==> wip/yarrow: inputs <==
==> flow/design.v (excerpt) <==
module EQ_Engine(clk, rst_n, lft_lp_out, rght_lp_out, lft_b1_out, rght_b1_out, lft_b2_out, rght_b2_out, lft_b3_out, rght_b3_out, lft_hp_out, rght_hp_out, aud_out_lft, aud_out_rght, POT_LP, POT_B1, POT_B2, POT_B3, POT_HP, VOL_POT);
input clk, rst_n;
input [11:0] POT_LP, POT_B1, POT_B2, POT_B3, POT_HP, VOL_POT;
input signed [15:0] lft_lp_out, rght_lp_out, lft_b1_out, rght_b1_out, lft_b2_out, rght_b2_out, lft_b3_out, rght_b3_out, lft_hp_out, rght_hp_out;
output [15:0] aud_out_lft, aud_out_rght;
logic signed [15:0] scaled_lp_lft, scaled_b1_lft, scaled_b2_lft, scaled_b3_lft, scaled_hp_lft, scaled_lp_rght, scaled_b1_rght, scaled_b2_rght, scaled_b3_rght, scaled_hp_rght;
logic signed [15:0] scaled_lp_lft_ff, scaled_b1_lft_ff, scaled_b2_lft_ff, scaled_b3_lft_ff, scaled_hp_lft_ff, scaled_lp_rght_ff, scaled_b1_rght_ff, scaled_b2_rght_ff, scaled_b3_rght_ff, scaled_hp_rght_ff;
logic signed [15:0] band_scale_sum_lft_ff, band_scale_sum_rght_ff, band_scale_sum_rght, band_scale_sum_lft;
logic signed [28:0] aud_out_mult_lft, aud_out_mult_rght;
band_scale bsleftlp(.POT(POT_LP), .audio(lft_lp_out), .scaled(scaled_lp_lft_ff), .clk(clk), .rst_n(rst_n));
band_scale bsleftb1(.POT(POT_B1), .audio(lft_b1_out), .scaled(scaled_b1_lft_ff), .clk(clk), .rst_n(rst_n));
band_scale bsleftb2(.POT(POT_B2), .audio(lft_b2_out), .scaled(scaled_b2_lft_ff), .clk(clk), .rst_n(rst_n));
band_scale bsleftb3(.POT(POT_B3), .audio(lft_b3_out), .scaled(scaled_b3_lft_ff), .clk(clk), .rst_n(rst_n));
band_scale bslefthp(.POT(POT_HP), .audio(lft_hp_out), .scaled(scaled_hp_lft_ff), .clk(clk), .rst_n(rst_n));
  ...
make LEC_CHECK=0 CAP_MARGIN=20 CELL_PAD_IN_SITES_DETAIL_PLACEMENT=2 CELL_PAD_IN_SITES_GLOBAL_PLACEMENT=3 CORE_ASPECT_RATIO=0.96 CORE_MARGIN=10 CORE_UTILIZATION=54 CTS_CLUSTER_DIAMETER=73 CTS_CLUSTER_SIZE=48 GPL_ROUTABILITY_DRIVEN=0 GPL_TIMING_DRIVEN=1 HOLD_SLACK_MARGIN=0.23 MIN_ROUTING_LAYER=met2 PLACE_DENSITY_LB_ADDON=0.02 SLEW_MARGIN=20 TNS_END_PERCENT=30 finish   # period 6.94 ns
run.sh (not shown) runs the stock make flow with config.mk's settings and CLKGATE_MAP_FILE=.
==> wip/tundra (differences from wip/yarrow) <==
==> flow/config.mk (replaced) <==
export PLATFORM = sky130hd
export DESIGN_NAME = EQ_Engine
export DESIGN_NICKNAME = EQ_Engine
export VERILOG_FILES = /design/flow/design.v
export SDC_FILE = /design/flow/constraint.sdc
export NUM_CORES = 4
export LEC_CHECK = 0
export CAP_MARGIN = 20
export CELL_PAD_IN_SITES_GLOBAL_PLACEMENT = 2
export CORE_MARGIN = 2
export CORE_UTILIZATION = 31
export CTS_CLUSTER_DIAMETER = 39
export CTS_CLUSTER_SIZE = 81
export GPL_ROUTABILITY_DRIVEN = 0
export MAX_ROUTING_LAYER = met4
export PLACE_DENSITY_LB_ADDON = 0.12
export SLEW_MARGIN = 20
export TNS_END_PERCENT = 20
==> flow/constraint.sdc (replaced) <==
create_clock -name core_clock -period 8.93 [get_ports {clk}]
set_input_delay 1.7860 -clock core_clock [delete_from_list [all_inputs] [get_ports {clk}]]
set_output_delay 1.7860 -clock core_clock [all_outputs]
set_load 0.01 [all_outputs]
==> notes <==
wip/tundra ran to the end with violations: negative setup slack. wip/yarrow aborted during global placement without I/O. In synthesized area, wip/tundra and wip/yarrow do not differ. In synthesized cell count, wip/tundra and wip/yarrow do not differ. Against wip/yarrow, the die size of wip/tundra is higher by about 60%.

---

==> inputs of exp/lagoon <==
EQ_Engine again, from the RTL that the note above started with.
Settings: LEC_CHECK=0, ABC_AREA=1, CAP_MARGIN=20, CORE_MARGIN=5, CORE_UTILIZATION=40, CTS_CLUSTER_SIZE=59, GPL_ROUTABILITY_DRIVEN=0, GPL_TIMING_DRIVEN=0, HOLD_SLACK_MARGIN=-0.05, SLEW_MARGIN=25; clock period 16.5 ns.
==> inputs of exp/harbor, as changes to exp/lagoon <==
ABC_AREA = 0   (was 1)
CORE_ASPECT_RATIO = 0.65   (was default)
CORE_UTILIZATION = 39   (was 40)
GPL_ROUTABILITY_DRIVEN = 1   (was 0)
MAX_ROUTING_LAYER = met4   (was default)
PLACE_DENSITY_LB_ADDON = 0.3   (was default)
SETUP_SLACK_MARGIN = 0.96   (was default)
==> summary of the runs <==
exp/lagoon passed the timing, design-rule and antenna checks. exp/harbor finished with timing, DRC and antenna clean.
In exp/harbor the die size is lower than in exp/lagoon, by about 6%.
Sequential cell count is the same in exp/harbor and exp/lagoon.
In exp/lagoon the routed wire length is higher than in exp/harbor, by about 9%.
Cell count: exp/lagoon is larger than exp/harbor (about 24%).

---

==> job 8986 <==
EQ_Engine again, from the RTL that the note above started with.
Settings: LEC_CHECK=0, CAP_MARGIN=15, CELL_PAD_IN_SITES_GLOBAL_PLACEMENT=0, CORE_ASPECT_RATIO=0.7, CORE_MARGIN=2, CORE_UTILIZATION=72, CTS_CLUSTER_DIAMETER=376, GPL_ROUTABILITY_DRIVEN=1, GPL_TIMING_DRIVEN=1, HOLD_SLACK_MARGIN=-0.08, MAX_ROUTING_LAYER=met4, MIN_ROUTING_LAYER=met1, SETUP_SLACK_MARGIN=0.69, SLEW_MARGIN=20, TNS_END_PERCENT=45; clock period 6.47 ns.
==> job 2651: changes against job 8986 <==
==> flow/config.mk (replaced) <==
export PLATFORM = sky130hd
export DESIGN_NAME = EQ_Engine
export DESIGN_NICKNAME = EQ_Engine
export VERILOG_FILES = /design/flow/design.v
export SDC_FILE = /design/flow/constraint.sdc
export NUM_CORES = 4
export LEC_CHECK = 0
export ABC_AREA = 1
export CAP_MARGIN = 20
export CORE_MARGIN = 2
export CORE_UTILIZATION = 61
export CTS_CLUSTER_DIAMETER = 254
export PLACE_DENSITY = 0.6
export SLEW_MARGIN = 20
==> flow/constraint.sdc (replaced) <==
create_clock -name core_clock -period 5.18 [get_ports {clk}]
set_input_delay 1.0360 -clock core_clock [delete_from_list [all_inputs] [get_ports {clk}]]
set_output_delay 1.0360 -clock core_clock [all_outputs]
set_load 0.01 [all_outputs]
==> comparison table <==
metric                                                                 job 8986                  job 2651
Post-synthesis cell area                                           110000 sq um              120000 sq um
Initial antenna violation count                                              20                         8
Vias in the first global route                                            96700                    114000
Total negative slack                                                  -71.07 ns                 -92.28 ns
Share of the yosys chip area belonging to registers                       5.72%                     5.25%
Clk tree area frac                                                       0.795%                    0.720%
Die extent in x                                                          472 um                    448 um
GR met2 Demand/Resource                                                   65.3%                     60.9%
Total cell area at the placement stage                             127000 sq um              143000 sq um
Detailed-router iteration count before antenna repair                         7                         8
Run status                                             finished with violations  finished with violations
Reasons for failing layout checks                          negative setup slack      negative setup slack
Via/cell ratio                                                             5.56                      5.15
Combinational fraction of the cell area                                   70.1%                     65.0%
Worst rel slew slack                                                      35.4%                     45.2%

---

==> inputs of v5 <==
Starting RTL as in the previous note.
Settings: LEC_CHECK=0, CAP_MARGIN=20, CELL_PAD_IN_SITES_DETAIL_PLACEMENT=1, CELL_PAD_IN_SITES_GLOBAL_PLACEMENT=1, CORE_ASPECT_RATIO=0.99, CORE_MARGIN=2, CORE_UTILIZATION=45, CTS_CLUSTER_DIAMETER=179, CTS_CLUSTER_SIZE=26, GPL_TIMING_DRIVEN=0, MIN_ROUTING_LAYER=met2, PLACE_DENSITY=0.6, SLEW_MARGIN=30; clock period 14.9 ns.
==> v4 (differences from v5) <==
CAP_MARGIN = 10   (was 20)
CELL_PAD_IN_SITES_DETAIL_PLACEMENT = unset   (was 1)
CELL_PAD_IN_SITES_GLOBAL_PLACEMENT = unset   (was 1)
CORE_ASPECT_RATIO = unset   (was 0.99)
CORE_UTILIZATION = 72   (was 45)
CTS_CLUSTER_DIAMETER = unset   (was 179)
CTS_CLUSTER_SIZE = 21   (was 26)
GPL_TIMING_DRIVEN = unset   (was 0)
MIN_ROUTING_LAYER = unset   (was met2)
PLACE_DENSITY = unset   (was 0.6)
SETUP_SLACK_MARGIN = 0.86   (was unset)
SLEW_MARGIN = 20   (was 30)
==> flow/constraint.sdc (replaced) <==
create_clock -name core_clock -period 6.51 [get_ports {clk}]
set_input_delay 1.3020 -clock core_clock [delete_from_list [all_inputs] [get_ports {clk}]]
set_output_delay 1.3020 -clock core_clock [all_outputs]
set_load 0.01 [all_outputs]
==> v9 (differences from v5) <==
CELL_PAD_IN_SITES_DETAIL_PLACEMENT = unset   (was 1)
CELL_PAD_IN_SITES_GLOBAL_PLACEMENT = unset   (was 1)
CORE_ASPECT_RATIO = unset   (was 0.99)
CORE_UTILIZATION = 51   (was 45)
CTS_CLUSTER_DIAMETER = unset   (was 179)
CTS_CLUSTER_SIZE = unset   (was 26)
GPL_TIMING_DRIVEN = unset   (was 0)
MIN_ROUTING_LAYER = unset   (was met2)
SLEW_MARGIN = 20   (was 30)
==> flow/constraint.sdc (replaced) <==
create_clock -name core_clock -period 11.7 [get_ports {clk}]
set_input_delay 2.3400 -clock core_clock [delete_from_list [all_inputs] [get_ports {clk}]]
set_output_delay 2.3400 -clock core_clock [all_outputs]
set_load 0.01 [all_outputs]
==> v37 (differences from v5) <==
CELL_PAD_IN_SITES_DETAIL_PLACEMENT = unset   (was 1)
CELL_PAD_IN_SITES_GLOBAL_PLACEMENT = 3   (was 1)
CORE_ASPECT_RATIO = unset   (was 0.99)
CORE_MARGIN = 5   (was 2)
CORE_UTILIZATION = 58   (was 45)
CTS_CLUSTER_DIAMETER = 176   (was 179)
CTS_CLUSTER_SIZE = unset   (was 26)
GPL_ROUTABILITY_DRIVEN = 1   (was unset)
PLACE_DENSITY = unset   (was 0.6)
PLACE_DENSITY_LB_ADDON = 0.27   (was unset)
SLEW_MARGIN = 20   (was 30)
TNS_END_PERCENT = 45   (was unset)
==> flow/constraint.sdc (replaced) <==
create_clock -name core_clock -period 6.66 [get_ports {clk}]
set_input_delay 1.3320 -clock core_clock [delete_from_list [all_inputs] [get_ports {clk}]]
set_output_delay 1.3320 -clock core_clock [all_outputs]
set_load 0.01 [all_outputs]
==> results <==
| quantity | v37 | v4 | v9 | v5 |
|---|---|---|---|---|
| Number of sequential cells in the layout | - | 252 | 252 | 252 |
| Length of the first detailed-routing pass in iterations | - | 8 | 6 | 6 |
| Outcome | stopped before the end | failed layout checks | finished clean | finished clean |
| Failing step | global placement without I/O (3_1_place_gp_skip_io) | - | - | - |
| Violated checks | - | negative setup slack | - | - |
| Library cell used as clock root buffer | - | sky130_fd_sc_hd__clkbuf_16 | sky130_fd_sc_hd__clkbuf_16 | sky130_fd_sc_hd__clkbuf_16 |
| Buffers & Inverters on Critical Path | - | 11 | 6 | 7 |
| Nature of the critical path endpoint | - | output port | output port | output port |
| CTS tree | - | done | done | done |
| Normalized max-slew margin | - | 0.268 | 0.278 | 0.204 |
| Met1 layer usage reported by global route | - | 0.460 | 0.337 | 0 |
| Wire length on met1 | - | 106000 µm | 114000 µm | 0 µm |
| RR Endpoint | - | scaled_b2_rght[11]$_DFF_PN0_ | scaled_b2_rght[2]$_DFF_PN0_ | scaled_b3_lft[9]$_DFF_PN0_ |
| Clock buffer instance count of the final layout | - | 37 | 47 | 19 |
| Final antenna-violating net count | - | 0 | 0 | 0 |
| Worst path setup slack after routing | - | -1.70 ns | 0.305 ns | 0.419 ns |
| Cts repair resizes | - | 1020 | 0 | 0 |
| Share of cell area taken by flip-flops and latches | - | 0.0475 | 0.0541 | 0.0536 |
| Cell repeated most along the worst path | - | sky130_fd_sc_hd__fa_1 | sky130_fd_sc_hd__fa_1 | sky130_fd_sc_hd__fa_1 |
